==> design/flow/design.v <==
module CONV(
	input			clk,               
	input			reset,             
	output reg		busy,	            
	input			ready,	            
	output reg[11:0]	iaddr,            
	input signed[19:0]	idata,            
	output reg 	     cwr,              
	output reg[11:0] 	caddr_wr,         
	output reg[19:0] 	cdata_wr,         
	output reg	 crd,               
	output reg[11:0]	caddr_rd,         
	input	[19:0]		cdata_rd,         
	output reg[2:0] 	csel              
);
parameter signed bias = 40'h0013100000;    
parameter signed K0_0 = 20'h0A89E;         
parameter signed K0_1 = 20'h092D5;         
parameter signed K0_2 = 20'h06D43;         
parameter signed K0_3 = 20'h01004;         
parameter signed K0_4 = 20'hF8F71;         
parameter signed K0_5 = 20'hF6E54;         
parameter signed K0_6 = 20'hFA6D7;         
parameter signed K0_7 = 20'hFC834;         
parameter signed K0_8 = 20'hFAC19;         
parameter IDLE       = 3'd0;    
parameter READ_CONV  = 3'd1;    
parameter WRITE_L0   = 3'd2;    
parameter DELAY1     = 3'd3;    
parameter READ_L0    = 3'd4;    
parameter WRITE_L1   = 3'd5;    
parameter DELAY2     = 3'd6;    
parameter FINISH     = 3'd7;    
reg [5:0] x, y, L1_x, L1_y;             
reg [3:0] counter_kdata, counter_kaddr;   
reg [2:0] counter_layer1;	            
reg [2:0] current_state, next_state;    
reg signed [19:0] Kernel;               
reg signed [39:0] conv_sum;             
reg signed [19:0] idata_tmp;            
wire signed [39:0] data_conv;
wire signed [19:0] conv_result;
assign data_conv = Kernel * idata_tmp;              
assign conv_result[19:0] = conv_sum[35:16] + conv_sum[15];   
always@(*) begin
	case(counter_kdata)
		4'd1: Kernel = K0_0;
		4'd2: Kernel = K0_1;
		4'd3: Kernel = K0_2;
		4'd4: Kernel = K0_3;
		4'd5: Kernel = K0_4;
		4'd6: Kernel = K0_5;
		4'd7: Kernel = K0_6;
		4'd8: Kernel = K0_7;
		4'd9: Kernel = K0_8;
		default: Kernel = 0;
	endcase
end
always@(posedge clk or posedge reset) begin
	if(reset) 
		current_state <= IDLE;
	else 
		current_state <= next_state;
end
always @(*) begin
	case (current_state)
		IDLE:       next_state = (ready) ? READ_CONV : IDLE;
		READ_CONV:  next_state = (counter_kdata == 4'd10) ? WRITE_L0 : READ_CONV;  
		WRITE_L0:   next_state = DELAY1;
		DELAY1:     next_state = (x == 6'd0 && y == 6'd0) ? READ_L0 : READ_CONV;
		READ_L0:    next_state = (counter_layer1 == 3'd4) ? WRITE_L1 : READ_L0;
		WRITE_L1:   next_state = DELAY2;
		DELAY2:     next_state = (L1_x == 6'd0 && L1_y == 6'd0) ? FINISH : READ_L0;
		FINISH:     next_state = FINISH;
		default:    next_state = IDLE;
	endcase
end
always@(posedge clk or posedge reset) begin
	if(reset) begin 
		iaddr <= 12'd0;
	end else if(current_state == READ_CONV) begin 
		case(counter_kaddr)
			4'd0: iaddr <= (y-1)*64 + x-1;
			4'd1: iaddr <= (y-1)*64 + x;
			4'd2: iaddr <= (y-1)*64 + x+1;
			4'd3: iaddr <= y*64 + x-1;
			4'd4: iaddr <= y*64 + x;		 
			4'd5: iaddr <= y*64 + x+1;		
			4'd6: iaddr <= (y+1)*64 + x-1;
			4'd7: iaddr <= (y+1)*64 + x;
			4'd8: iaddr <= (y+1)*64 + x+1;
			default: iaddr <= iaddr;
		endcase
	end
end
always@(posedge clk or posedge reset) begin
	if(reset) 
		counter_kaddr <= 4'd0;
	else if(current_state == READ_CONV) 
		counter_kaddr <= counter_kaddr + 4'd1;
	else 
		counter_kaddr <= counter_kaddr;
end
always@(posedge clk or posedge reset) begin
	if(reset) 
		idata_tmp <= 0;
	else if(current_state == READ_CONV) begin
		case(counter_kdata)
			4'd0: idata_tmp <= (x == 0 || y == 0) ? 20'd0 : idata;
			4'd1: idata_tmp <= (y == 0) ? 20'd0 : idata;
			4'd2: idata_tmp <= (x == 63 || y == 0) ? 20'd0 : idata;
			4'd3: idata_tmp <= (x == 0) ? 20'd0 : idata;
			4'd4: idata_tmp <= idata;
			4'd5: idata_tmp <= (x == 63) ? 20'd0 : idata;
			4'd6: idata_tmp <= (x == 0 || y == 63) ? 20'd0 : idata;
			4'd7: idata_tmp <= (y == 63) ? 20'd0 : idata;
			4'd8: idata_tmp <= (x == 63 || y == 63) ? 20'd0 : idata;
			default: idata_tmp <= idata_tmp;
		endcase
	end 
end
always@(posedge clk or posedge reset) begin
	if(reset) 
		conv_sum <= 40'd0;
	else if(current_state == READ_CONV) begin
		if(counter_kdata == 0) 
			conv_sum <= 40'd0;
		else if(counter_kdata == 10)     
			conv_sum <= conv_sum + bias;
		else  
			conv_sum <= conv_sum + data_conv;  
	end
end
always@(posedge clk or posedge reset) begin
	if(reset) 
		busy <= 0;
	else if(ready) 
		busy <= 1; 
	else if(current_state == FINISH) 
		busy <= 0;
end
always@(posedge clk or posedge reset) begin
	if(reset) 
		cwr <= 1'd0;
	else if(current_state == WRITE_L0 || current_state == WRITE_L1)
		cwr <= 1'd1;
	else 
		cwr <= 1'd0;
end
always@(posedge clk or posedge reset) begin
	if(reset) 
		crd <= 1'd0;
	else if(current_state == READ_L0) 
		crd <= 1'd1;
	else 
		crd <= 1'd0;
end
always@(posedge clk or posedge reset) begin
	if(reset) 
		csel <= 3'b000;
	else if(current_state == WRITE_L0) 
		csel <= 3'b001;
	else if(current_state == WRITE_L1) 
		csel <= 3'b011;
	else if(current_state == READ_L0) 
		csel <= 3'b001;
	else 
		csel <= csel;
end
always@(posedge clk or posedge reset) begin
	if(reset) 
		caddr_rd <= 12'd0;
	else if(current_state == READ_L0) begin
		case(counter_layer1)
			3'd0: caddr_rd <= L1_y*64 + L1_x;
			3'd1: caddr_rd <= L1_y*64 + L1_x+1;
			3'd2: caddr_rd <= (L1_y+1)*64 + L1_x;
			3'd3: caddr_rd <= (L1_y+1)*64 + L1_x+1;
		endcase 
	end
end
always@(posedge clk or posedge reset) begin
	if(reset) 
		caddr_wr <= 0;
	else if(current_state == WRITE_L0)  
		caddr_wr <= y * 64 + x; 
	else if(current_state == WRITE_L1)  
		caddr_wr <= (L1_y/2) * 32 + (L1_x/2);  
end
reg signed [19:0] current_max;
always@(posedge clk or posedge reset) begin
	if(reset) begin
		cdata_wr <= 20'd0;
		current_max <= 20'd0; 
	end else begin
		case(current_state)
			WRITE_L0:  
				cdata_wr <= (conv_sum[39]) ? 20'd0 : conv_result;
			READ_L0: begin				
				if(counter_layer1 == 3'd1) begin	 
					current_max <= cdata_rd; 		 
				end else begin
					current_max <= (cdata_rd > current_max) ? cdata_rd : current_max;
				end
			end
			WRITE_L1: begin
				cdata_wr <= current_max;
				current_max <= 20'h00000;  
			end
			default: begin
			end
		endcase
	end
end
always@(posedge clk or posedge reset) begin
	if(reset) begin
		x <= 6'd0; 
		y <= 6'd0;
	end else if(current_state == WRITE_L0) begin
		if(x == 6'd63) begin  
			x <= 6'd0;
			y <= y + 6'd1;
		end else begin
			x <= x + 6'd1;
		end
	end
end
always@(posedge clk or posedge reset) begin
	if(reset) begin
		L1_x <= 6'd0; 
		L1_y <= 6'd0;
	end else if(current_state == WRITE_L1) begin
		if(L1_x == 6'd62) begin
			L1_x <= 0;
			L1_y <= L1_y + 2;
		end else begin
			L1_x <= L1_x + 2;
		end
	end
end
always@(posedge clk or posedge reset) begin
	if(reset) 
		counter_kdata <= 4'd0;
	else 
		counter_kdata <= counter_kaddr;
end
always@(posedge clk or posedge reset) begin
	if(reset) 
		counter_layer1 <= 0;
	else if(current_state == READ_L0) 
		counter_layer1 <= counter_layer1 + 3'd1;
	else 
		counter_layer1 <= 0;
end
endmodule
==> design/flow/run.sh <==
#!/bin/bash
# the make line also repeats each setting of config.mk as NAME=value (left out here)
make -C /OpenROAD-flow-scripts/flow DESIGN_CONFIG=/design/flow/config.mk WORK_HOME=/design/flow/orfs CLKGATE_MAP_FILE= finish
==> design/flow/config.mk <==
export PLATFORM = sky130hd
export DESIGN_NAME = CONV
export DESIGN_NICKNAME = CONV
export VERILOG_FILES = /design/flow/design.v
export SDC_FILE = /design/flow/constraint.sdc
export NUM_CORES = 4
export LEC_CHECK = 0
export CAP_MARGIN = 20
export CORE_ASPECT_RATIO = 0.9
export CORE_MARGIN = 2
export CORE_UTILIZATION = 72
export CTS_CLUSTER_DIAMETER = 29
export GPL_ROUTABILITY_DRIVEN = 1
export MAX_ROUTING_LAYER = met4
export PLACE_DENSITY_LB_ADDON = 0.26
export SETUP_SLACK_MARGIN = 0.91
export SLEW_MARGIN = 20
export TNS_END_PERCENT = 5
==> design/flow/constraint.sdc <==
create_clock -name core_clock -period 7.4 [get_ports {clk}]
set_input_delay 1.4800 -clock core_clock [delete_from_list [all_inputs] [get_ports {clk}]]
set_output_delay 1.4800 -clock core_clock [all_outputs]
set_load 0.01 [all_outputs]
==> run notes, run 1 <==
run results: Post-synth EDFFs=0, TritonRoute pass-1 iters=6, Worst Hold End=csel[0], outcome=failed layout checks, type of destination of the critical path=flip-flop, Fin. Hold Viols=0, yosys aoi share=0.106, first-pass GRT wire length=117000 µm, fraction of registers with async set/reset=1.00, final worst-path cycle share=1.10, total grt overflow=0, Syn Area/Cell=a little over 9 µm², CP Launch Point=counter_kdata[2], clk sinks=182, HPWL after detailed placement=55700 µm, Slew headroom=0.247, synth warn=1, Post-Synthesis Cells=2857, Slew @ Worst Pin=between 1 and 1.5 ns, fill count=1837, instance count on the critical path=31, Vert. Die Dim=184 µm, largest net degree at the start of global routing=132, row cnt=65, largest area contributor in the netlist=fa_1, fp util=0.734, Reg clk slew, reported paths=0.08 ns, Syn Nets=3510, Cell Type Count=76, synthesized cell area=25900 µm², Commonest flop=dfrtp_1, register area=4560 µm², yosys simple share=0.135, Chip Area, Yosys=25900 µm², Achievable Freq=between 100 and 150 MHz, RSZ-0062 raised after global routing=yes, Routed Antenna Nets=0, CP Data Arrival Time=around 8.5 ns, area share, top type=0.336, # IOs=105, worst reg2reg path depth=31, Ant. Diodes=0, Total GRT Usage=0.416, multiplexer area fraction after synthesis=0.0134, Late-Pin Clk Latency=0.49 ns, Comb gate area=18800 µm², TritonCTS clock tree=built, Failed Checks=setup timing, Root Driver=clkbuf_16, drt drc=0, final net count=between 3000 and 4000, Hold Path Class=flip-flop to flip-flop, CTS Buffer Depth=2, placed cell areas=28700 µm², cell family with most CP delay=adder cells, initial antenna violation count=0, number of port buffers=103, routed wire length=76200 µm, yosys cell count=approximately 2900, clk_skew=roughly 0.021 ns, final setup margin=-0.747 ns, RR Endpoint=conv_sum[34], biggest area cells=fa_1, dfrtp_1, inv_1, ha_1, nand2_1, Top logic family=adder cells, kind of critical path=flip-flop to flip-flop, H-tree depth=4, hold path start=csel[0], Post-Route Setup TNS=-8.44 ns, Setup violations, final=20, die width=roughly 200 µm, Post-Place Setup Slack=-0.716 ns, worst-path maximum fanout=10, fin crit period=slightly above 8 ns, WHS Path Cells=1, MaxCap Viol Count=0, routed len/inst=21.5 µm, R2R Path Start=counter_kdata[2], Core ar.=35300 µm², crit path buf inv count=11, count leader, synth=inv_1, DIE AREA=37500 µm², final core occ=0.849, Slowest-stage cell, CP=fa_1, CP Launch Type=flip-flop, vias per cell=6.27, Layout area overhead=15.6%, CP most frequent cell=fa_1, vias in the first global route=23083, # hold bufs at CTS=0, CP endpoint=conv_sum[34], Synthesized registers=~180, CP max stage delay=0.53 ns, placer congestion estimate=1.02, Commonest cells post-synth=inv_1, fa_1, nand2_1, dfrtp_1, ha_1, FF-to-FF setup slack=-0.75 ns, post-synthesis sequential area ratio=0.176, fin. max-slew vios=0, OpenROAD warnings=49, CTS Buf Count=17, Design Area, Final=roughly 30000 µm², Vias=22192, xor+xnor area frac=0.0328, CP required=7.75 ns, Initial DRC Count=2762, Adder Share, Synth=0.421
-- stage by stage --
stage | hold slack (ns) | std cells
floorplan | 0.352 | 2857
global placement | 0.443 | 3489
detailed placement | 0.458 | 3489
CTS | 0.479 | 3526
global route | 0.484 | 3540
finish | 0.478 | 3540
-- layout make-up --
class | count | area share
timing repair buffer | 331 | 0.0962
clock buffer | 17 | 0.0142
tap | 469 | 0.0196
inverter | 656 | 0.0829
sequential | 182 | 0.152
multi-input combinational | 1870 | 0.627
clock inverter | 15 | 0.00752
-- timing repair --
action	CTS	global route
setup endpoints to repair	30	32
gates resized	50	75
gates cloned	1	0
pin swaps	23	58
buffers inserted	4	14
endpoints found under the hold margin	0	0
-- layer usage --
metal | global-route usage | wire length, µm
met5 | - | 0
met3 | 0.0620 | 6810
met4 | 0.214 | 4930
met1 | 0.506 | 27000
met2 | 0.682 | 37400
==> run 2, diff against run 1 <==
- ABC_AREA: unset -> 1
- CAP_MARGIN: 20 -> 40
- CORE_ASPECT_RATIO: 0.9 -> 1.06
- CORE_UTILIZATION: 72 -> 16
- CTS_CLUSTER_DIAMETER: 29 -> unset
- CTS_CLUSTER_SIZE: unset -> 48
- GPL_ROUTABILITY_DRIVEN: 1 -> unset
- GPL_TIMING_DRIVEN: unset -> 0
- MIN_ROUTING_LAYER: unset -> met2
- PLACE_DENSITY_LB_ADDON: 0.26 -> unset
- SETUP_SLACK_MARGIN: 0.91 -> unset
- SLEW_MARGIN: 20 -> 40
- TNS_END_PERCENT: 5 -> 95
- clock period: 7.4 -> 8.0 ns (I/O delays scaled with it)
==> run 2 against run 1 <==
Net effect: now clean on timing, DRC and antenna; first-iteration DRC count is 83% higher; global-route usage shrank 24 points; worst setup slack improved by 0.93 ns; highest routed layer unchanged.
==> run notes, run 2 <==
run results: outcome=complete, no violations, Syn Nets=4125 (+18%), CTS Buffer Depth=2 (unchanged), vias in the first global route=35336 (+53%), Slew headroom=0.394 (+0.146), # hold bufs at CTS=0 (unchanged), Initial DRC Count=5051 (+83%), Hold Path Class=flip-flop to flip-flop, count leader, synth=inv_1, # IOs=105 (unchanged), biggest area cells=fa_1, dfrtp_1, inv_1, nand2_1, ha_1, kind of critical path=flip-flop to flip-flop, drt drc=0 (unchanged), Fin. Hold Viols=0 (unchanged), CP max stage delay=0.54 ns (about the same), final net count=4281 (+15%), clk_skew=0.0176 ns (-0.00351 ns), fin crit period=7.82 ns (-0.329 ns), FF-to-FF setup slack=0.18 ns (+0.93 ns), MaxCap Viol Count=0 (unchanged), final worst-path cycle share=0.977 (-0.124), placer congestion estimate=0.958 (-6.4%), Vert. Die Dim=427 µm (+130%), Achievable Freq=128 MHz (+4.2%), Commonest cells post-synth=inv_1, nand2_1, fa_1, nor2_1, dfrtp_1, die width=403 µm (+98%), fin. max-slew vios=0 (unchanged), fraction of registers with async set/reset=1.00 (unchanged), yosys cell count=3472 (+22%), worst reg2reg path depth=31 (unchanged), CP Data Arrival Time=8.25 ns (-0.25 ns), HPWL after detailed placement=78200 µm (+41%), CP Launch Point=counter_kdata[1], Slew @ Worst Pin=0.909 ns (-0.213 ns), TritonCTS clock tree=built, OpenROAD warnings=44 (-10%), Chip Area, Yosys=27000 µm² (+4.3%), routed len/inst=16.6 µm (-23%), Root Driver=clkbuf_16, Reg clk slew, reported paths=0.10 ns (+0.02 ns), synth warn=1 (unchanged), synthesized cell area=27000 µm² (+4.3%), routed wire length=97100 µm (+27%), xor+xnor area frac=0.0107 (-0.0221), Late-Pin Clk Latency=0.52 ns (+0.03 ns), CP required=8.43 ns (+0.68 ns), area share, top type=0.322 (-0.0138), Syn Area/Cell=7.78 µm² (-14%), WHS Path Cells=0 (-1), largest net degree at the start of global routing=57 (-57%), Post-synth EDFFs=0 (unchanged), cell family with most CP delay=adder cells, Slowest-stage cell, CP=fa_1, post-synthesis sequential area ratio=0.169 (-0.00722), worst-path maximum fanout=10 (unchanged), Top logic family=adder cells, fp util=0.161 (-0.573), Commonest flop=dfrtp_1, final cell count without fillers=5860 (+66%), yosys simple share=0.201 (+0.0660), Synthesized registers=182 (unchanged), total grt overflow=0 (unchanged), CP Launch Type=flip-flop, instance count on the critical path=31 (unchanged), row cnt=155 (+140%), CTS Buf Count=17 (unchanged), Post-Synthesis Cells=3472 (+22%), Worst Hold End=current_state[3], placed cell areas=30900 µm² (+7.8%), hold path start=current_state[5], first-pass GRT wire length=146000 µm (+25%), Adder Share, Synth=0.403 (-0.0173), crit path buf inv count=9 (-2), Design Area, Final=32400 µm² (+8.1%), number of port buffers=103 (unchanged), H-tree depth=4 (unchanged), vias per cell=5.36 (-15%), multiplexer area fraction after synthesis=0 (-0.0134), clk sinks=182 (unchanged), R2R Path Start=counter_kdata[1], RR Endpoint=conv_sum[32], DIE AREA=172000 µm² (+360%), type of destination of the critical path=flip-flop, Layout area overhead=19.8%, Cell Type Count=63 (-17%), Total GRT Usage=0.179 (-0.237), Setup violations, final=0 (-100%), CP endpoint=conv_sum[32], Core ar.=168000 µm² (+380%), Routed Antenna Nets=0 (unchanged), placed insts=5777 (+66%), TritonRoute pass-1 iters=32 (+26), Vias=31390 (+41%), largest area contributor in the netlist=fa_1, yosys aoi share=0.0744 (-0.0311), initial antenna violation count=1 (+1)
run 2: final cells by class:
type / instances / area [µm²]
Clock inverter: 15 / 220
Fill cell: 18945 / 136000
Multi-Input combinational cell: 2300 / 19000
Buffer: 94 / 538
Antenna cell: 21 / 52.6
Tap cell: 2198 / 2750
Timing Repair Buffer: 140 / 1420
Sequential cell: 182 / 4560
Inverter: 893 / 3410
Clock buffer: 17 / 425
run 2: metal layers:
| layer | up-vias | part of all wire | track usage |
|---|---|---|---|
| met1 | 11747 | 0 | - |
| met2 | 8243 | 0.50 | 0.201 |
| met3 | 788 | 0.42 | 0.242 |
| met4 | 0 | 0.076 | 0.0261 |
| met5 | - | 0 | - |
| li1 | 10612 | - | - |
run 2: per-stage QoR:
stage                      util  TNS, ns  worst slack [ns]  hold WS (ns)
after floorplan               -        0             0.796         0.349
after global placement    0.183  -373.08             -1.98         0.362
after detailed placement  0.184   -14.41             -1.12         0.362
after CTS                 0.189        0          0.000621         0.384
after global routing      0.193   -0.203           -0.0452         0.390
final                     0.193        0             0.182         0.380
run 2: what timing repair did:
item	4_1_cts	5_1_grt
endpoints found under the setup margin	27	27
gates resized	26	135
buffers inserted	7	26
pin swaps	5	14
==> run 3, diff against run 2 <==
- ABC_AREA: 1 -> unset
- CAP_MARGIN: 40 -> 20
- CORE_ASPECT_RATIO: 1.06 -> unset
- CORE_UTILIZATION: 16 -> 35
- CTS_CLUSTER_DIAMETER: unset -> 140
- CTS_CLUSTER_SIZE: 48 -> 52
- GPL_TIMING_DRIVEN: 0 -> unset
- MAX_ROUTING_LAYER: met4 -> unset
- MIN_ROUTING_LAYER: met2 -> unset
- SLEW_MARGIN: 40 -> 20
- TNS_END_PERCENT: 95 -> 70
==> run 3 against run 2 <==
Net effect: first-iteration DRC count shrank 76%; critical path type unchanged; routed wire length fell by 32%; clock skew down 0.0035 ns; critical endpoint is now conv_sum[36]; largest cell class unchanged; still clean; clock-buffer cell count stayed put; global-route usage rose by 0.064 points; fmax shrank 0.24%.
==> run notes, run 3 <==
run results: drt drc=0 (unchanged), OpenROAD warnings=45 (+2.3%), CTS Buffer Depth=2 (unchanged), # IOs=105 (unchanged), worst reg2reg path depth=26 (-16%), Routed Antenna Nets=0 (unchanged), first-pass GRT wire length=110000 µm (-25%), cell family with most CP delay=adder cells, number of port buffers=103 (unchanged), fp util=0.354 (+0.194), Reg clk slew, reported paths=0.09 ns (about the same), Commonest flop=dfrtp_1, Setup violations, final=0 (unchanged), FF-to-FF setup slack=0.16 ns (-0.02 ns), final cell count without fillers=3894 (-34%), worst-path maximum fanout=27 (+17), initial antenna violation count=0 (-1), instance count on the critical path=26 (-16%), Vert. Die Dim=276 µm (-35%), H-tree depth=4 (unchanged), Slew @ Worst Pin=1.19 ns (+0.278 ns), DIE AREA=76200 µm² (-56%), RSZ-0062 raised after global routing=yes, final net count=3575 (-16%), yosys simple share=0.135 (-0.0660), Hold Path Class=flip-flop to flip-flop, placer congestion estimate=0.857 (-11%), Post-synth EDFFs=0 (unchanged), clk_skew=0.0140 ns (-0.00354 ns), fraction of registers with async set/reset=1.00 (unchanged), largest net degree at the start of global routing=84 (+47%), post-synthesis sequential area ratio=0.176 (+0.00722), Post-Place Setup Slack=0.0780 ns (+1.20 ns), fill count=7295 (-61%), Chip Area, Yosys=25900 µm² (-4.1%), CP Launch Point=counter_kdata[2], Total GRT Usage=0.180 (+0.000637), Slew headroom=0.207 (-0.186), outcome=complete, no violations, largest area contributor in the netlist=fa_1, TritonRoute pass-1 iters=16 (-50%), Layout area overhead=13.3%, CP Launch Type=flip-flop, Achievable Freq=128 MHz (-0.24%), row cnt=99 (-36%), Root Driver=clkbuf_16, HPWL after detailed placement=52700 µm (-33%), count leader, synth=inv_1, multiplexer area fraction after synthesis=0.0134 (+0.0134), CTS Buf Count=17 (unchanged), WHS Path Cells=2 (+2), crit path buf inv count=5 (-4), Vias=19211 (-39%), Design Area, Final=29400 µm² (-9.3%), type of destination of the critical path=flip-flop, Cell Type Count=76 (+21%), CP required=8.35 ns (-0.08 ns), CP Data Arrival Time=8.19 ns (-0.06 ns), Synthesized registers=182 (unchanged), Syn Area/Cell=9.07 µm² (+17%), RR Endpoint=conv_sum[36], Slowest-stage cell, CP=o21ai_1, Initial DRC Count=1220 (-76%), placed insts=3850 (-33%), area share, top type=0.336 (+0.0138), Commonest cells post-synth=inv_1, fa_1, nand2_1, dfrtp_1, ha_1, Syn Nets=3510 (-15%), die width=276 µm (-32%), Adder Share, Synth=0.421 (+0.0173), final setup margin=0.163 ns (-0.0185 ns), kind of critical path=flip-flop to flip-flop, Fin. Hold Viols=0 (unchanged), R2R Path Start=counter_kdata[2], MaxCap Viol Count=0 (unchanged), vias in the first global route=19962 (-44%), vias per cell=4.93 (-7.9%), synth warn=1 (unchanged), routed len/inst=17.1 µm (+3.0%), yosys cell count=2857 (-18%), clk sinks=182 (unchanged), routed wire length=66400 µm (-32%), fin crit period=7.84 ns (+0.0185 ns), fin. max-slew vios=0 (unchanged), synthesized cell area=25900 µm² (-4.1%), Late-Pin Clk Latency=0.50 ns (-0.02 ns), placed cell areas=28400 µm² (-8.2%), hold path start=current_state[7], final worst-path cycle share=0.980 (+0.00231), Top logic family=adder cells, Post-Synthesis Cells=2857 (-18%), total grt overflow=0 (unchanged), biggest area cells=fa_1, dfrtp_1, inv_1, ha_1, nand2_1, Core ar.=73100 µm² (-56%), xor+xnor area frac=0.0328 (+0.0221), CP most frequent cell=fa_1, CP max stage delay=0.66 ns (+0.12 ns), Ant. Diodes=0 (-100%), Worst Hold End=current_state[7], final core occ=0.402 (+0.209), TritonCTS clock tree=built, yosys aoi share=0.106 (+0.0311), CP endpoint=conv_sum[36]
[run 3: cell type report]
class	instances	area, µm²	share of cell area
Inverter	656	2470	0.0841
Multi-Input combinational cell	1870	18500	0.631
Tap cell	959	1200	0.0409
Timing Repair Buffer	195	1940	0.0660
Clock inverter	15	248	0.00844
Clock buffer	17	425	0.0145
Sequential cell	182	4560	0.155
[run 3: per-layer routing]
metal / global-route usage / vias up / share of wire
met5: 0 / - / 0
met2: 0.307 / 323 / 0.51
li1: - / 8990 / -
met1: 0.244 / 9838 / 0.44
met4: 0.0418 / 0 / 0.018
met3: 0.0213 / 60 / 0.033
[run 3: per-stage QoR]
stage | TNS [ns] | hold WS (ns)
after CTS | 0 | 0.468
after detailed placement | 0 | 0.449
after global routing | -0.124 | 0.498
final | 0 | 0.467
after floorplan | 0 | 0.352
after global placement | 0 | 0.445
[run 3: repair_timing]
item                       4_1_cts  5_1_grt
gates resized                    0       51
setup buffers                    0        9
setup endpoints to repair        0       15
hold buffers                     0        0
==> run 4, diff against run 3 <==
- ABC_AREA: unset -> 1
- CORE_UTILIZATION: 35 -> 72
- CTS_CLUSTER_DIAMETER: 140 -> 243
- CTS_CLUSTER_SIZE: 52 -> 33
- PLACE_DENSITY_LB_ADDON: unset -> 0.08
- TNS_END_PERCENT: 70 -> unset
- clock period: 8.0 -> 5.16 ns (I/O delays scaled with it)
==> run 4 against run 3 <==
Net effect: the run now fails in 5_1_grt; synthesized cell count increased by 22%; area after synthesis increased by 4.3%; die area decreased by 49%.
==> run notes, run 4 <==
run results: outcome=aborted with a tool error, Fail Step=5_1_grt, Stop Error=[ERROR GRT-0232] Routing congestion too high. Check the congestion heatmap in the GUI., count leader, synth=inv_1, Chip Area, Yosys=27000 µm² (+4.3%), Commonest cells post-synth=inv_1, nand2_1, fa_1, nor2_1, dfrtp_1, row cnt=70 (-29%), Syn Area/Cell=7.78 µm² (-14%), total grt overflow=967, Adder Share, Synth=0.403 (-0.0173), placed cell areas=31400 µm² (+11%), yosys aoi share=0.0744 (-0.0311), # hold bufs at CTS=0 (unchanged), Core ar.=36800 µm² (-50%), synth warn=1 (unchanged), H-tree depth=4 (unchanged), fp util=0.734 (+0.380), biggest area cells=fa_1, dfrtp_1, inv_1, nand2_1, ha_1, Root Driver=clkbuf_16, placer congestion estimate=1.11 (+29%), Top logic family=adder cells, CTS Buffer Depth=2 (unchanged), Cell Type Count=63 (-17%), Post-synth EDFFs=0 (unchanged), post-synthesis sequential area ratio=0.169 (-0.00722), HPWL after detailed placement=71300 µm (+35%), clk sinks=182 (unchanged), # IOs=105 (unchanged), largest area contributor in the netlist=fa_1, DIE AREA=39100 µm² (-49%), yosys cell count=3472 (+22%), die width=198 µm (-28%), synthesized cell area=27000 µm² (+4.3%), Vert. Die Dim=198 µm (-28%), Post-Synthesis Cells=3472 (+22%), Total GRT Usage=0.926, yosys simple share=0.201 (+0.0660), number of port buffers=103 (unchanged), fraction of registers with async set/reset=1.00 (unchanged), Synthesized registers=182 (unchanged), CTS Buf Count=17 (unchanged), area share, top type=0.322 (-0.0138), multiplexer area fraction after synthesis=0 (-0.0134), Commonest flop=dfrtp_1, xor+xnor area frac=0.0107 (-0.0221), Syn Nets=4125 (+18%)
==> run 4: through the flow <==
step	hold WS, ns	std cells	setup slack, ns	util
4_1_cts	0.445	4370	-1.86	0.908
3_3_place_gp	0.426	4308	-1.92	0.852
3_5_place_dp	0.434	4308	-2.12	0.852
2_1_floorplan	0.349	3472	-1.60	-
==> run 4: routing by layer <==
layer | GRT overflow | GRT usage
met1 | 103 | 0.887
met2 | 530 | 1.04
met3 | 85 | 0.839
met4 | 244 | 0.963
met5 | 5 | 0.697
==> run 4: timing repair <==
| action | in CTS |
|---|---|
| pin swaps | 89 |
| endpoints found under the setup margin | 35 |
| setup buffers | 30 |
| endpoints found under the hold margin | 0 |
| gates resized | 316 |
| gates cloned | 1 |
==> run 5, diff against run 4 <==
- ABC_AREA: 1 -> unset
- CAP_MARGIN: 20 -> 15
- CORE_ASPECT_RATIO: unset -> 0.72
- CTS_CLUSTER_DIAMETER: 243 -> unset
- CTS_CLUSTER_SIZE: 33 -> 37
- HOLD_SLACK_MARGIN: unset -> 0.3
- PLACE_DENSITY_LB_ADDON: 0.08 -> unset
- SETUP_SLACK_MARGIN: unset -> -0.47
- clock period: 5.16 -> 6.6 ns (I/O delays scaled with it)
==> run 5 against run 4 <==
Net effect: the layout now fails its checks (setup timing); die area decreased by 4.0%; area after synthesis fell by 4.1%; synthesized cell count is 18% lower.
==> run notes, run 5 <==
run results: outcome=failed layout checks, Failed Checks=setup timing, yosys simple share=0.135 (-0.0660), Routed Antenna Nets=0, first-pass GRT wire length=124000 µm, Slowest-stage cell, CP=fa_1, Vert. Die Dim=165 µm (-17%), Commonest cells post-synth=inv_1, fa_1, nand2_1, dfrtp_1, ha_1, synth warn=1 (unchanged), vias in the first global route=23413, Slew headroom=0.0489, Fin. Hold Viols=0, Adder Share, Synth=0.421 (+0.0173), Hold Path Class=flip-flop to flip-flop, number of port buffers=103 (unchanged), Post-Synthesis Cells=2857 (-18%), final worst-path cycle share=1.29, H-tree depth=4 (unchanged), total grt overflow=0, routed wire length=~90000 µm, MaxCap Viol Count=0, yosys aoi share=0.106 (+0.0311), die width=228 µm (+15%), fin crit period=8.48 ns, fill count=~1500, Post-Route Setup TNS=-41.48 ns, fp util=0.736 (+0.00163), drt drc=0, kind of critical path=flip-flop to flip-flop, CP required=6.91 ns, yosys cell count=2857 (-18%), CP Launch Point=counter_kdata[1], initial antenna violation count=2, Top logic family=adder cells, # IOs=105 (unchanged), synthesized cell area=25900 µm² (-4.1%), CP Data Arrival Time=8.79 ns, Worst Hold End=caddr_rd[7], CP endpoint=conv_sum[36], biggest area cells=fa_1, dfrtp_1, inv_1, ha_1, nand2_1, CTS Buffer Depth=2 (unchanged), placer congestion estimate=0.999 (-9.8%), RR Endpoint=conv_sum[36], vias per cell=6.56, Late-Pin Clk Latency=0.50 ns, register area=4560 µm², xor+xnor area frac=0.0328 (+0.0221), Root Driver=clkbuf_16, DIE AREA=37500 µm² (-4.0%), fraction of registers with async set/reset=1.00 (unchanged), worst reg2reg path depth=31, CP most frequent cell=fa_1, Initial DRC Count=3608, CP Launch Type=flip-flop, Core ar.=35200 µm² (-4.3%), CTS Buf Count=17 (unchanged), largest net degree at the start of global routing=130, Chip Area, Yosys=25900 µm² (-4.1%), Commonest flop=dfrtp_1, Worst Hold Slack=0.488 ns, CP max stage delay=0.70 ns, R2R Path Start=counter_kdata[1], WHS Path Cells=2, final setup margin=-1.88 ns, post-synthesis sequential area ratio=0.176 (+0.00722), OpenROAD warnings=52, TritonRoute pass-1 iters=10, Synthesized registers=182 (unchanged), multiplexer area fraction after synthesis=0.0134 (+0.0134), HPWL after detailed placement=58000 µm (-19%), Total GRT Usage=0.435, TritonCTS clock tree=built, placed cell areas=29100 µm² (-7.2%), routed len/inst=24.7 µm, worst-path maximum fanout=6, row cnt=58 (-17%), Post-synth EDFFs=0 (unchanged), type of destination of the critical path=flip-flop, instance count on the critical path=31, RSZ-0062 raised after global routing=yes, Comb gate area=between 15000 and 20000 µm², fin. max-slew vios=0, Slew @ Worst Pin=1.42 ns, crit path buf inv count=10, Achievable Freq=118 MHz, # hold bufs at CTS=0 (unchanged), Vias=23845, area share, top type=0.336 (+0.0138), clk_skew=approximately 0.031 ns, Layout area overhead=20.3%, clk sinks=182 (unchanged), Setup violations, final=32, Reg clk slew, reported paths=0.10 ns, Syn Nets=3510 (-15%), FF-to-FF setup slack=-1.88 ns, Cell Type Count=76 (+21%), final core occ=0.886, final net count=3795, Post-Place Setup Slack=-1.30 ns (+0.826 ns), hold path start=caddr_rd[7], count leader, synth=inv_1, largest area contributor in the netlist=fa_1, Design Area, Final=31200 µm², Syn Area/Cell=9.07 µm² (+17%), cell family with most CP delay=adder cells
run 5: what timing repair did:
item | 4_1_cts | 5_1_grt
gates cloned | 2 | 1
gates resized | 136 | 98
buffers inserted | 34 | 27
endpoints found under the setup margin | 24 | 27
pin swaps | 99 | 64
run 5: area by class of cell:
cell class / instances / area share
Antenna cell: 2 / 0.000161
Clock buffer: 17 / 0.0136
Clock inverter: 15 / 0.00706
Inverter: 656 / 0.0799
Multi-Input combinational cell: 1870 / 0.617
Sequential cell: 182 / 0.146
Tap cell: 480 / 0.0193
Timing Repair Buffer: 415 / 0.117
run 5: layer usage:
layer | vias up | part of all wire | global-route usage
li1 | 9429 | - | -
met1 | 11444 | 0.33 | 0.576
met2 | 2108 | 0.44 | 0.686
met3 | 862 | 0.13 | 0.102
met4 | 2 | 0.093 | 0.203
met5 | - | 0.00013 | 0
run 5: through the flow:
| step | std cells |
|---|---|
| floorplan | 2857 |
| global placement | 3552 |
| detailed placement | 3552 |
| CTS | 3610 |
| global route | 3635 |
| finish | 3637 |
==> run 6, diff against run 5 <==
- ABC_AREA: unset -> 1
- CAP_MARGIN: 15 -> 5
- CORE_ASPECT_RATIO: 0.72 -> 0.51
- CORE_MARGIN: 2 -> 6
- CORE_UTILIZATION: 72 -> 52
- CTS_CLUSTER_DIAMETER: unset -> 354
- CTS_CLUSTER_SIZE: 37 -> unset
- GPL_ROUTABILITY_DRIVEN: unset -> 0
- GPL_TIMING_DRIVEN: unset -> 0
- HOLD_SLACK_MARGIN: 0.3 -> -0.01
- MAX_ROUTING_LAYER: unset -> met5
- PLACE_DENSITY_LB_ADDON: unset -> 0.19
- SETUP_SLACK_MARGIN: -0.47 -> unset
- clock period: 6.6 -> 7.31 ns (I/O delays scaled with it)
==> run 6 against run 5 <==
Net effect: the layout still fails its checks (setup timing); critical path depth shrank 4; area after synthesis grew 4.3%; clock skew shrank 0.018 ns; via count shrank 0.26%; critical path type unchanged; non-clock buffer count shrank 126; die area grew 54%; hold slack lost 0.10 ns; routed wire length shrank 1.1%; sequential cell count is the same.
==> run notes, run 6 <==
run results: xor+xnor area frac=0.0107 (-0.0221), Post-Place Setup Slack=-1.86 ns (-0.569 ns), worst reg2reg path depth=27 (-13%), routed len/inst=20.2 µm (-18%), multiplexer area fraction after synthesis=0 (-0.0134), cell family with most CP delay=adder cells, CP required=7.68 ns (+0.77 ns), TritonRoute pass-1 iters=8 (-2), Design Area, Final=31700 µm² (+1.6%), yosys cell count=3472 (+22%), Achievable Freq=135 MHz (+15%), final setup margin=-0.0703 ns (+1.81 ns), drt drc=0 (unchanged), instance count on the critical path=27 (-13%), placed insts=4278 (+20%), type of destination of the critical path=flip-flop, Layout area overhead=17.3%, Slew headroom=0.354 (+0.305), final core occ=0.620 (-0.266), Commonest cells post-synth=inv_1, nand2_1, fa_1, nor2_1, dfrtp_1, crit path buf inv count=9 (-1), yosys aoi share=0.0744 (-0.0311), final cell count without fillers=4398 (+21%), Late-Pin Clk Latency=0.47 ns (-0.03 ns), worst-path maximum fanout=10 (+4), fp util=0.529 (-0.207), count leader, synth=inv_1, initial antenna violation count=2 (unchanged), Worst Hold Slack=0.386 ns (-0.102 ns), synthesized cell area=27000 µm² (+4.3%), first-pass GRT wire length=135000 µm (+8.5%), largest area contributor in the netlist=fa_1, Fin. Hold Viols=0 (unchanged), Commonest flop=dfrtp_1, final net count=4337 (+14%), outcome=failed layout checks, CP Launch Point=idata_tmp[19], vias per cell=5.41 (-18%), final worst-path cycle share=1.01 (-0.276), CP max stage delay=0.75 ns (+0.05 ns), yosys simple share=0.201 (+0.0660), Vias=23784 (-0.26%), MaxCap Viol Count=0 (unchanged), Worst Hold End=current_state[6], number of port buffers=103 (unchanged), Initial DRC Count=2886 (-20%), Slowest-stage cell, CP=clkbuf_1, Hold Path Class=flip-flop to flip-flop, vias in the first global route=22558 (-3.7%), Post-synth EDFFs=0 (unchanged), WHS Path Cells=0 (-2), kind of critical path=flip-flop to flip-flop, synth warn=1 (unchanged), Failed Checks=setup timing, RR Endpoint=conv_sum[39], Slew @ Worst Pin=0.970 ns (-0.454 ns), HPWL after detailed placement=72900 µm (+26%), Ant. Diodes=0 (-2), Setup violations, final=2 (-94%), # IOs=105 (unchanged), Reg clk slew, reported paths=0.08 ns (-0.02 ns), Syn Nets=4125 (+18%), fraction of registers with async set/reset=1.00 (unchanged), biggest area cells=fa_1, dfrtp_1, inv_1, nand2_1, ha_1, Syn Area/Cell=7.78 µm² (-14%), fin crit period=7.38 ns (-1.10 ns), H-tree depth=4 (unchanged), hold path start=current_state[2], area share, top type=0.322 (-0.0138), Top logic family=adder cells, CTS Buffer Depth=2 (unchanged), RSZ-0062 raised after global routing=yes, placed cell areas=29000 µm² (-0.46%), routed wire length=89000 µm (-1.1%), Total GRT Usage=0.304 (-0.131), CTS Buf Count=17 (unchanged), total grt overflow=0 (unchanged), CP endpoint=conv_sum[39], OpenROAD warnings=45 (-13%), Post-Synthesis Cells=3472 (+22%), FF-to-FF setup slack=-0.07 ns (+1.81 ns), Core ar.=51100 µm² (+45%), post-synthesis sequential area ratio=0.169 (-0.00722), Synthesized registers=182 (unchanged), Cell Type Count=63 (-17%), Routed Antenna Nets=0 (unchanged), R2R Path Start=idata_tmp[19], Root Driver=clkbuf_16, Vert. Die Dim=175 µm (+6.0%), CP Data Arrival Time=7.75 ns (-1.04 ns), CP Launch Type=flip-flop, clk sinks=182 (unchanged), Adder Share, Synth=0.403 (-0.0173), largest net degree at the start of global routing=99 (-24%), TritonCTS clock tree=built, row cnt=59 (+1.7%), fin. max-slew vios=0 (unchanged), # hold bufs at CTS=0 (unchanged), clk_skew=0.0131 ns (-0.0183 ns), Chip Area, Yosys=27000 µm² (+4.3%), DIE AREA=57900 µm² (+54%), die width=331 µm (+46%)
-- run 6: per-layer routing --
| metal | part of all wire | global-route usage |
|---|---|---|
| met1 | 0.46 | 0.478 |
| met2 | 0.35 | 0.346 |
| met3 | 0.18 | 0.186 |
| met4 | 0.010 | 0.0366 |
| met5 | 0.0035 | 0.0565 |
-- run 6: cell type report --
| type | instances | area [µm²] |
|---|---|---|
| multi-input combinational | 2300 | 19800 |
| fill | 4516 | 19400 |
| sequential | 182 | 4560 |
| inverter | 893 | 3430 |
| timing repair buffer | 194 | 1830 |
| tap | 701 | 877 |
| buffer | 95 | 608 |
| clock buffer | 17 | 425 |
| clock inverter | 15 | 184 |
| timing repair inverter | 1 | 7.51 |
-- run 6: repair_timing --
| action | 4_1_cts | 5_1_grt |
|---|---|---|
| setup buffers | 34 | 55 |
| pin swaps | 22 | 66 |
| cloned | 1 | 0 |
| hold endpoints to repair | 0 | 0 |
| resized | 177 | 229 |
| setup endpoints to repair | 34 | 28 |
-- run 6: per-stage QoR --
step,TNS (ns)
6_report,-0.131
4_1_cts,0
5_1_grt,-2.36
2_1_floorplan,0
3_5_place_dp,-47.39
3_3_place_gp,-416.02
==> run 7, diff against run 6 <==
- ABC_AREA: 1 -> unset
- CAP_MARGIN: 5 -> 20
- CORE_ASPECT_RATIO: 0.51 -> unset
- CORE_MARGIN: 6 -> 2
- CORE_UTILIZATION: 52 -> 26
- CTS_CLUSTER_DIAMETER: 354 -> unset
- GPL_ROUTABILITY_DRIVEN: 0 -> unset
- GPL_TIMING_DRIVEN: 0 -> unset
- HOLD_SLACK_MARGIN: -0.01 -> unset
- MAX_ROUTING_LAYER: met5 -> unset
- PLACE_DENSITY_LB_ADDON: 0.19 -> unset
- clock period: 7.31 -> 7.83 ns (I/O delays scaled with it)
==> run 7 against run 6 <==
Net effect: the run now finishes clean; clock-buffer cell count stayed put; first-iteration DRC count is 52% lower; routed wire length is 24% lower; register-to-register slack better by 0.25 ns; fmax is 3.5% lower; global-route usage is 17 points lower; sequential cell count stayed put; final area is 4.4% lower; sequential share of layout area is 0.67 points higher; synthesized cell count is 18% lower; via count is 18% lower; worst setup slack better by 0.25 ns; critical path type unchanged; highest routed layer is now met4.
==> run notes, run 7 <==
run results: outcome=complete, no violations, OpenROAD warnings=45 (unchanged), Initial DRC Count=1387 (-52%), routed wire length=67800 µm (-24%), Worst Hold End=current_state[3], RR Endpoint=conv_sum[36], synth warn=1 (unchanged), type of destination of the critical path=flip-flop, worst-path maximum fanout=6 (-4), TritonCTS clock tree=built, row cnt=115 (+95%), worst reg2reg path depth=31 (+15%), R2R Path Start=counter_kdata[0], vias in the first global route=20331 (-9.9%), CP required=8.20 ns (+0.52 ns), Ant. Diodes=0 (unchanged), Commonest cells post-synth=inv_1, fa_1, nand2_1, dfrtp_1, ha_1, yosys simple share=0.135 (-0.0660), kind of critical path=flip-flop to flip-flop, area share, top type=0.336 (+0.0138), Root Driver=clkbuf_16, CP Launch Type=flip-flop, HPWL after detailed placement=54200 µm (-26%), fin. max-slew vios=0 (unchanged), CTS Buffer Depth=2 (unchanged), largest net degree at the start of global routing=87 (-12%), synthesized cell area=25900 µm² (-4.1%), MaxCap Viol Count=0 (unchanged), # IOs=105 (unchanged), instance count on the critical path=31 (+15%), final worst-path cycle share=0.977 (-0.0329), H-tree depth=4 (unchanged), Setup violations, final=0 (-2), Routed Antenna Nets=0 (unchanged), CP endpoint=conv_sum[36], Slowest-stage cell, CP=fa_1, Total GRT Usage=0.135 (-0.169), fraction of registers with async set/reset=1.00 (unchanged), placer congestion estimate=0.842, WHS Path Cells=0 (unchanged), multiplexer area fraction after synthesis=0.0134 (+0.0134), Commonest flop=dfrtp_1, biggest area cells=fa_1, dfrtp_1, inv_1, ha_1, nand2_1, FF-to-FF setup slack=0.18 ns (+0.25 ns), Post-Synthesis Cells=2857 (-18%), Top logic family=adder cells, hold path start=current_state[5], crit path buf inv count=9 (unchanged), Fin. Hold Viols=0 (unchanged), Post-synth EDFFs=0 (unchanged), cell family with most CP delay=adder cells, number of port buffers=103 (unchanged), Achievable Freq=131 MHz (-3.5%), Chip Area, Yosys=25900 µm² (-4.1%), Slew @ Worst Pin=1.05 ns (+0.0773 ns), clk sinks=182 (unchanged), Hold Path Class=flip-flop to flip-flop, DIE AREA=102000 µm² (+77%), TritonRoute pass-1 iters=5 (-3), Syn Area/Cell=9.07 µm² (+17%), final setup margin=0.182 ns (+0.253 ns), count leader, synth=inv_1, yosys cell count=2857 (-18%), yosys aoi share=0.106 (+0.0311), initial antenna violation count=1 (-1), first-pass GRT wire length=110000 µm (-18%), post-synthesis sequential area ratio=0.176 (+0.00722), Synthesized registers=182 (unchanged), Vert. Die Dim=320 µm (+83%), routed len/inst=15.9 µm (-21%), fp util=0.263 (-0.266), Late-Pin Clk Latency=0.51 ns (+0.04 ns), Vias=19517 (-18%), # hold bufs at CTS=0 (unchanged), die width=320 µm (-3.5%), Slew headroom=0.297 (-0.0562), fin crit period=7.65 ns (+0.267 ns), Cell Type Count=76 (+21%), total grt overflow=0 (unchanged), CTS Buf Count=17 (unchanged), CP max stage delay=0.56 ns (-0.19 ns), Syn Nets=3510 (-15%), Layout area overhead=16.9%, clk_skew=0.0169 ns (+0.00383 ns), final core occ=0.307 (-0.313), RSZ-0062 raised after global routing=yes, Post-Place Setup Slack=-0.0329 ns (+1.83 ns), Reg clk slew, reported paths=0.09 ns (about the same), Core ar.=98600 µm² (+93%), largest area contributor in the netlist=fa_1, CP Data Arrival Time=8.01 ns (+0.26 ns), drt drc=0 (unchanged), final net count=3621 (-17%), CP Launch Point=counter_kdata[0], vias per cell=4.57 (-15%), Adder Share, Synth=0.421 (+0.0173), xor+xnor area frac=0.0328 (+0.0221)
-- run 7: what timing repair did --
| item | CTS | global route |
|---|---|---|
| gates cloned | 0 | 3 |
| endpoints found under the setup margin | 7 | 16 |
| setup buffers | 0 | 14 |
| gates resized | 4 | 77 |
| pin swaps | 2 | 32 |
-- run 7: final cells by class --
class	instances	area, µm²
Timing Repair Buffer	241	2280
Clock buffer	17	425
Fill cell	10255	68300
Inverter	656	2470
Sequential cell	182	4560
Multi-Input combinational cell	1870	18700
Tap cell	1287	1610
Clock inverter	15	243
-- run 7: through the flow --
step	TNS, ns	std cells	area, µm²	hold WS, ns
3_5_place_dp	-0.0517	4219	29100	0.407
5_1_grt	-0.348	4268	30300	0.439
6_report	0	4268	30300	0.423
4_1_cts	0	4251	29800	0.429
3_3_place_gp	0	4219	29100	0.406
2_1_floorplan	0	2857	25900	0.352
-- run 7: layer usage --
metal  global-route usage  part of all wire  vias to the layer above
met5                    0                 0                        -
met3               0.0198             0.038                       69
met1                0.179              0.44                    10010
li1                     -                 -                     9087
met4               0.0328             0.017                        0
met2                0.231              0.51                      351
==> run 8, diff against run 7 <==
- ABC_AREA: unset -> 1
- CAP_MARGIN: 20 -> 5
- CORE_UTILIZATION: 26 -> 40
- CTS_CLUSTER_DIAMETER: unset -> 354
- GPL_ROUTABILITY_DRIVEN: unset -> 0
- GPL_TIMING_DRIVEN: unset -> 0
- HOLD_SLACK_MARGIN: unset -> -0.02
- MAX_ROUTING_LAYER: unset -> met5
- PLACE_DENSITY_LB_ADDON: unset -> 0.19
- clock period: 7.83 -> 8.89 ns (I/O delays scaled with it)
==> run 8 against run 7 <==
Net effect: still clean; clock-buffer cell count is 1 higher; hold slack got worse by 0.047 ns; routed wire length grew 17%; sequential cell count unchanged; highest routed layer unchanged.
==> run notes, run 8 <==
run results: Syn Area/Cell=7.78 µm² (-14%), initial antenna violation count=0 (-1), worst reg2reg path depth=31 (unchanged), Post-Synthesis Cells=3472 (+22%), Fin. Hold Viols=0 (unchanged), final core occ=0.445 (+0.137), xor+xnor area frac=0.0107 (-0.0221), biggest area cells=fa_1, dfrtp_1, inv_1, nand2_1, ha_1, Slowest-stage cell, CP=fa_1, count leader, synth=inv_1, setup bufs post-CTS=0 (unchanged), Setup violations, final=0 (unchanged), R2R Path Start=counter_kdata[0], Initial DRC Count=1634 (+18%), final net count=4249 (+17%), placed insts=4449 (+5.5%), drt drc=0 (unchanged), clk_skew=0.0238 ns (+0.00687 ns), CP Launch Point=counter_kdata[0], instance count on the critical path=31 (unchanged), crit path buf inv count=11 (+2), synth warn=1 (unchanged), Chip Area, Yosys=27000 µm² (+4.3%), HPWL after detailed placement=67100 µm (+24%), met3 usage=0.0296 (+0.00989), FF-to-FF setup slack=0.40 ns (+0.22 ns), Syn Nets=4125 (+18%), routed len/inst=17.7 µm (+11%), fp util=0.403 (+0.140), Cell Type Count=63 (-17%), Late-Pin Clk Latency=0.51 ns (about the same), register area=4560 µm² (about the same), cell family with most CP delay=adder cells, CP Data Arrival Time=8.87 ns (+0.86 ns), RR Endpoint=conv_sum[37], MaxCap Viol Count=0 (unchanged), final worst-path cycle share=0.955 (-0.0215), met2 Use GR=0.396 (+0.166), type of destination of the critical path=flip-flop, # hold bufs at CTS=0 (unchanged), row cnt=95 (-17%), fin. max-slew vios=0 (unchanged), outcome=complete, no violations, Hold Path Class=flip-flop to flip-flop, Worst Hold End=current_state[6], OpenROAD warnings=44 (-2.2%), area share, top type=0.322 (-0.0138), Top logic family=adder cells, global route hottest layer=met2, Reg clk slew, reported paths=0.08 ns (about the same), vias in the first global route=22298 (+9.7%), vias per cell=4.94 (+8.0%), fraction of registers with async set/reset=1.00 (unchanged), Vert. Die Dim=264 µm (-17%), Ant. Diodes=0 (unchanged), number of port buffers=103 (unchanged), CP max stage delay=0.78 ns (+0.22 ns), total grt overflow=0 (unchanged), CP most frequent cell=inv_1, first-pass GRT wire length=126000 µm (+14%), fill count=6878 (-33%), fin crit period=8.49 ns (+0.844 ns), Adder Share, Synth=0.403 (-0.0173), # IOs=105 (unchanged), worst-path maximum fanout=10 (+4), DIE AREA=69600 µm² (-32%), Layout area overhead=10.3%, Comb gate area=18600 µm² (-0.22%), Post-synth EDFFs=0 (unchanged), CTS Buf Count=17 (unchanged), cts repair resizes=0 (-4), TritonRoute pass-1 iters=8 (+3), WHS Path Cells=0 (unchanged), Routed Antenna Nets=0 (unchanged), yosys simple share=0.201 (+0.0660), Commonest flop=dfrtp_1, Synthesized registers=182 (unchanged), synthesized cell area=27000 µm² (+4.3%), hold path start=current_state[2], H-tree depth=4 (unchanged), Slew @ Worst Pin=0.977 ns (-0.0702 ns), Root Driver=clkbuf_16, clk sinks=182 (unchanged), largest net degree at the start of global routing=96 (+10%), CTS Buffer Depth=2 (unchanged), Achievable Freq=118 MHz (-9.9%), routed wire length=79200 µm (+17%), Core ar.=67000 µm² (-32%), TritonCTS clock tree=built, final cell count without fillers=4482 (+5.0%), GR met1 Demand/Resource=0.320 (+0.141), CP endpoint=conv_sum[37], CP Launch Type=flip-flop, Vias=22133 (+13%), Total GRT Usage=0.236 (+0.101), CP required=9.27 ns (+1.07 ns), multiplexer area fraction after synthesis=0 (-0.0134), post-synthesis sequential area ratio=0.169 (-0.00722), Commonest cells post-synth=inv_1, nand2_1, fa_1, nor2_1, dfrtp_1, yosys aoi share=0.0744 (-0.0311), largest area contributor in the netlist=fa_1, yosys cell count=3472 (+22%), die width=264 µm (-17%), Slew headroom=0.349 (+0.0515), kind of critical path=flip-flop to flip-flop
run 8: final cells by class:
| cell class | instances | area share |
|---|---|---|
| well taps | 873 | 0.0366 |
| clock buffers | 18 | 0.0144 |
| plain buffers | 97 | 0.0161 |
| inverters | 893 | 0.113 |
| repair buffers | 104 | 0.0355 |
| flip-flops and latches | 182 | 0.153 |
| repair inverters | 1 | 0.000168 |
| clock inverters | 14 | 0.00567 |
| multi-input cells | 2300 | 0.626 |
run 8: layer usage:
metal	routed length, µm	share of wire
met3	3980	0.050
met2	38400	0.48
met5	0	0
met1	34900	0.44
met4	1980	0.025
run 8: metrics by stage:
stage	area, µm²	TNS (ns)	setup WS (ns)	hold slack [ns]
final	29800	0	0.398	0.376
after global routing	29800	-0.0174	-0.0174	0.395
after CTS	29800	0	0.0875	0.379
after detailed placement	29200	0	0.122	0.363
after global placement	29100	-175.65	-1.02	0.356
after floorplan	27000	0	1.69	0.349
==> run 9, diff against run 8 <==
- ABC_AREA: 1 -> unset
- CAP_MARGIN: 5 -> 10
- CORE_UTILIZATION: 40 -> 72
- CTS_CLUSTER_DIAMETER: 354 -> unset
- GPL_ROUTABILITY_DRIVEN: 0 -> unset
- GPL_TIMING_DRIVEN: 0 -> unset
- HOLD_SLACK_MARGIN: -0.02 -> unset
- MAX_ROUTING_LAYER: met5 -> unset
- PLACE_DENSITY_LB_ADDON: 0.19 -> unset
- clock period: 8.89 -> 7.67 ns (I/O delays scaled with it)
==> run 9 against run 8 <==
Net effect: now fails the layout checks on setup timing; area after synthesis is 4.1% lower; die area is 46% lower; register-to-register slack worse by 0.67 ns; first-iteration DRC count is 33% higher; hold slack better by 0.11 ns; final cell count is 22% lower; critical path type unchanged.
==> run notes, run 9 <==
run results: kind of critical path=flip-flop to flip-flop, placed cell areas=28000 µm² (-4.0%), total grt overflow=0 (unchanged), Chip Area, Yosys=25900 µm² (-4.1%), fp util=0.730 (+0.327), clk_skew=0.0203 ns (-0.00344 ns), synthesized cell area=25900 µm² (-4.1%), # hold bufs at CTS=0 (unchanged), final setup margin=-0.268 ns (-0.667 ns), RSZ-0062 raised after global routing=yes, CP Data Arrival Time=8.25 ns (-0.62 ns), clk sinks=182 (unchanged), CP required=7.98 ns (-1.29 ns), biggest area cells=fa_1, dfrtp_1, inv_1, ha_1, nand2_1, Total GRT Usage=0.377 (+0.141), instance count on the critical path=29 (-6.5%), Routed Antenna Nets=0 (unchanged), routed len/inst=21.7 µm (+23%), Layout area overhead=14.8%, die width=194 µm (-27%), Worst Hold End=conv_sum[6], Design Area, Final=29700 µm² (-0.25%), CP endpoint=conv_sum[36], crit path buf inv count=8 (-3), HPWL after detailed placement=52700 µm (-21%), fin. max-slew vios=0 (unchanged), DIE AREA=37500 µm² (-46%), Reg clk slew, reported paths=0.08 ns (about the same), multiplexer area fraction after synthesis=0.0134 (+0.0134), Slowest-stage cell, CP=fa_1, count leader, synth=inv_1, TritonRoute pass-1 iters=7 (-1), Post-Route Setup TNS=-1.02 ns (-1.02 ns), Slew headroom=0.238 (-0.111), CTS Buffer Depth=2 (unchanged), Cell Type Count=76 (+21%), Post-synth EDFFs=0 (unchanged), largest net degree at the start of global routing=126 (+31%), initial antenna violation count=2 (+2), xor+xnor area frac=0.0328 (+0.0221), worst reg2reg path depth=29 (-6.5%), # IOs=105 (unchanged), area share, top type=0.336 (+0.0138), Syn Nets=3510 (-15%), Failed Checks=setup timing, fraction of registers with async set/reset=1.00 (unchanged), worst-path maximum fanout=5 (-5), Late-Pin Clk Latency=0.47 ns (-0.04 ns), yosys cell count=2857 (-18%), final net count=3654 (-14%), Syn Area/Cell=9.07 µm² (+17%), number of port buffers=103 (unchanged), Vias=21423 (-3.2%), Core ar.=35500 µm² (-47%), synth warn=1 (unchanged), drt drc=0 (unchanged), Fin. Hold Viols=0 (unchanged), FF-to-FF setup slack=-0.27 ns (-0.67 ns), row cnt=69 (-27%), TritonCTS clock tree=built, first-pass GRT wire length=112000 µm (-11%), WHS Path Cells=2 (+2), hold path start=conv_sum[6], post-synthesis sequential area ratio=0.176 (+0.00722), Post-Place Setup Slack=-0.289 ns (-0.411 ns), final worst-path cycle share=1.03 (+0.0798), vias per cell=6.16 (+25%), Hold Path Class=flip-flop to flip-flop, yosys simple share=0.135 (-0.0660), CP Launch Point=counter_kdata[2], Adder Share, Synth=0.421 (+0.0173), outcome=failed layout checks, R2R Path Start=counter_kdata[2], vias in the first global route=22472 (+0.78%), routed wire length=75500 µm (-4.7%), fin crit period=7.94 ns (-0.553 ns), placer congestion estimate=0.926, Slew @ Worst Pin=1.14 ns (+0.163 ns), MaxCap Viol Count=0 (unchanged), cell family with most CP delay=adder cells, CP max stage delay=0.58 ns (-0.20 ns), Post-Synthesis Cells=2857 (-18%), CP most frequent cell=fa_1, OpenROAD warnings=51 (+16%), type of destination of the critical path=flip-flop, Vert. Die Dim=194 µm (-27%), Commonest cells post-synth=inv_1, fa_1, nand2_1, dfrtp_1, ha_1, CP Launch Type=flip-flop, Commonest flop=dfrtp_1, Setup violations, final=7 (+7), largest area contributor in the netlist=fa_1, CTS Buf Count=17 (unchanged), Achievable Freq=126 MHz (+7.0%), Initial DRC Count=2170 (+33%), RR Endpoint=conv_sum[36], Root Driver=clkbuf_16, Top logic family=adder cells, yosys aoi share=0.106 (+0.0311), Synthesized registers=182 (unchanged), H-tree depth=4 (unchanged)
run 9: timing repair:
item | in CTS | in global routing
pin swaps | 9 | 81
endpoints found under the setup margin | 13 | 20
gates cloned | 0 | 4
setup buffers | 2 | 44
gates resized | 14 | 164
run 9: final cells by class:
cell class / instances / area (µm²)
Multi-Input combinational cell: 1870 / 18900
Fill cell: 1949 / 5750
Sequential cell: 182 / 4560
Timing Repair Buffer: 274 / 2540
Inverter: 656 / 2480
Tap cell: 461 / 577
Clock buffer: 17 / 425
Clock inverter: 15 / 203
Antenna cell: 2 / 5.00
run 9: layer usage:
layer / track usage / part of all wire / up-vias
met5: 0 / 0 / -
met4: 0.183 / 0.073 / 0
met3: 0.0611 / 0.091 / 411
met2: 0.650 / 0.49 / 1250
met1: 0.466 / 0.35 / 10637
li1: - / - / 9125
run 9: metrics by stage:
step / util / hold slack (ns) / instances
after CTS: 0.809 / 0.491 / 3428
after global routing: 0.838 / 0.499 / 3477
final: 0.838 / 0.485 / 3477
after detailed placement: 0.790 / 0.471 / 3394
after global placement: 0.790 / 0.457 / 3394
after floorplan: - / 0.352 / 2857
